Design axi_slave, start of the top module:
module axi_slave #(
    parameter AXI_ID_WD   = 2,
    parameter AXI_DATA_WD = 32,
    parameter AXI_ADDR_WD = 32,
    parameter AXI_STRB_WD = 4
    )(
    input                      S_AXI_ACLK,
    input                      S_AXI_ARESETN,
    input  [AXI_ADDR_WD-1 : 0] S_AXI_AWADDR,
    input  [AXI_ID_WD-1   : 0] S_AXI_AWID,
    input  [1 : 0]             S_AXI_AWBURST,
    input  [2 : 0]             S_AXI_AWSIZE,
    input  [7 : 0]             S_AXI_AWLEN,
    input                      S_AXI_AWVALID,
    output                     S_AXI_AWREADY,
    input  [AXI_DATA_WD-1 : 0] S_AXI_WDATA,
    input  [AXI_STRB_WD-1 : 0] S_AXI_WSTRB,
    input                      S_AXI_WLAST,
    input                      S_AXI_WVALID,
    output                     S_AXI_WREADY,
    output [AXI_ID_WD-1   : 0] S_AXI_BID,
    output [1 : 0]             S_AXI_BRESP,
    output                     S_AXI_BVALID,
    input                      S_AXI_BREADY,
    input  [AXI_ADDR_WD-1 : 0] S_AXI_ARADDR,
    input  [AXI_ID_WD-1   : 0] S_AXI_ARID,
    input  [1 : 0]             S_AXI_ARBURST,
    input  [2 : 0]             S_AXI_ARSIZE,
    input  [7 : 0]             S_AXI_ARLEN,
    input                      S_AXI_ARVALID,
    output                     S_AXI_ARREADY,
    output [AXI_DATA_WD-1 : 0] S_AXI_RDATA,
    output                     S_AXI_RLAST,
    output [AXI_ID_WD-1   : 0] S_AXI_RID,
    output [1 : 0]             S_AXI_RRESP,
    output                     S_AXI_RVALID,
    input                      S_AXI_RREADY
    );
    localparam IW = AXI_ID_WD,
               DW = AXI_DATA_WD,
               AW = AXI_ADDR_WD,
               SW = AXI_STRB_WD;
    localparam DW_BYTE = DW >> 3;
    localparam DEPTH   = 1 << 8;
    reg [7 : 0] bank0 [63 : 0];
  ...
For scale: about 4500 cells after synthesis, ~2100 flip-flops, roughly 180 I/O pins, roughly 0.086 mm^2 of cells after synthesis.
Settings: LEC_CHECK=0, CAP_MARGIN=20, CELL_PAD_IN_SITES_DETAIL_PLACEMENT=2, CELL_PAD_IN_SITES_GLOBAL_PLACEMENT=4, CORE_MARGIN=2, CORE_UTILIZATION=40, PLACE_DENSITY=0.5, SETUP_SLACK_MARGIN=2.52, SLEW_MARGIN=20; clock period 11.1 ns.
run.sh (not shown) runs the stock make flow with config.mk's settings and CLKGATE_MAP_FILE=.
Rerun with:
--- a/flow/config.mk
+++ b/flow/config.mk
@@ -8,8 +8,7 @@
 export CAP_MARGIN = 20
-export CELL_PAD_IN_SITES_DETAIL_PLACEMENT = 2
+export CELL_PAD_IN_SITES_DETAIL_PLACEMENT = 0
 export CELL_PAD_IN_SITES_GLOBAL_PLACEMENT = 4
 export CORE_MARGIN = 2
-export CORE_UTILIZATION = 40
-export PLACE_DENSITY = 0.5
-export SETUP_SLACK_MARGIN = 2.52
+export CORE_UTILIZATION = 47
+export CTS_CLUSTER_SIZE = 15
 export SLEW_MARGIN = 20
==> flow/constraint.sdc (replaced) <==
create_clock -name core_clock -period 4.31 [get_ports {S_AXI_ACLK}]
set_input_delay 0.8620 -clock core_clock [delete_from_list [all_inputs] [get_ports {S_AXI_ACLK}]]
set_output_delay 0.8620 -clock core_clock [all_outputs]
set_load 0.01 [all_outputs]
Outcome: With this change the flow finished but fails on setup timing. Clock skew barely changes. Count of clock-buffer cells in the layout drops by 11. Global-route usage climbs by 2.0 points. Final cell count climbs by a few percent.
Rerun with:
--- a/flow/config.mk
+++ b/flow/config.mk
@@ -7,8 +7,9 @@
 export LEC_CHECK = 0
-export CAP_MARGIN = 20
+export CAP_MARGIN = 5
 export CELL_PAD_IN_SITES_DETAIL_PLACEMENT = 0
-export CELL_PAD_IN_SITES_GLOBAL_PLACEMENT = 4
+export CELL_PAD_IN_SITES_GLOBAL_PLACEMENT = 0
 export CORE_MARGIN = 2
-export CORE_UTILIZATION = 47
+export CORE_UTILIZATION = 72
 export CTS_CLUSTER_SIZE = 15
+export PLACE_DENSITY = 0.61
 export SLEW_MARGIN = 20
==> flow/constraint.sdc (replaced) <==
create_clock -name core_clock -period 4.76 [get_ports {S_AXI_ACLK}]
set_input_delay 0.9520 -clock core_clock [delete_from_list [all_inputs] [get_ports {S_AXI_ACLK}]]
set_output_delay 0.9520 -clock core_clock [all_outputs]
set_load 0.01 [all_outputs]
The changed run produced a layout that fails on setup timing.
Power went down by 12%.
Synthesized cell count does not change.
Hold slack is worse by 0.011 ns.
Non-clock buffer count went down by 372.
Die size went down by 34%.
Count of clock-buffer cells in the layout went down by 16.
Combinational power went down by about 10%.
Via count went up by 5.6%.
Rerun with:
--- a/flow/config.mk
+++ b/flow/config.mk
@@ -7,3 +7,3 @@
 export LEC_CHECK = 0
-export CAP_MARGIN = 5
+export CAP_MARGIN = 20
 export CELL_PAD_IN_SITES_DETAIL_PLACEMENT = 0
@@ -13,3 +13,3 @@
 export CTS_CLUSTER_SIZE = 15
-export PLACE_DENSITY = 0.61
+export PLACE_DENSITY = 0.5
 export SLEW_MARGIN = 20
After rerunning: The changed run finished with setup timing left; wire length does not change; die area is unchanged; core utilization is unchanged; cell count is unchanged; cell area is unchanged.
Rerun with:
--- a/flow/config.mk
+++ b/flow/config.mk
@@ -7,3 +7,3 @@
 export LEC_CHECK = 0
-export CAP_MARGIN = 20
+export CAP_MARGIN = 10
 export CELL_PAD_IN_SITES_DETAIL_PLACEMENT = 0
@@ -12,4 +12,5 @@
 export CORE_UTILIZATION = 72
+export CTS_CLUSTER_DIAMETER = 88
 export CTS_CLUSTER_SIZE = 15
-export PLACE_DENSITY = 0.5
-export SLEW_MARGIN = 20
+export PLACE_DENSITY = 0.61
+export SLEW_MARGIN = 40
After rerunning: The new run completed, yet does not pass: setup timing; die size stays the same; non-clock buffer count came out higher by 11; wire length came out lower by about 2.5%; clock power came out lower by about 24%; count of clock-buffer cells in the layout came out lower by 59; global-route usage came out lower by 0.47 points; total power came out lower by 7.7%.
Rerun with:
--- a/flow/config.mk
+++ b/flow/config.mk
@@ -7,3 +7,3 @@
 export LEC_CHECK = 0
-export CAP_MARGIN = 10
+export CAP_MARGIN = 20
 export CELL_PAD_IN_SITES_DETAIL_PLACEMENT = 0
@@ -12,5 +12,5 @@
 export CORE_UTILIZATION = 72
-export CTS_CLUSTER_DIAMETER = 88
 export CTS_CLUSTER_SIZE = 15
-export PLACE_DENSITY = 0.61
-export SLEW_MARGIN = 40
+export PLACE_DENSITY_LB_ADDON = 0.01
+export SETUP_SLACK_MARGIN = 1.36
+export SLEW_MARGIN = 20
Outcome: The changed run produced a layout that fails on setup timing; setup slack got worse by 0.23 ns; design area went up by 4.4%; first-iteration DRC count increases by 21%; area after synthesis is unchanged.
No activity file was given, so power comes from the tool's default toggle rates.
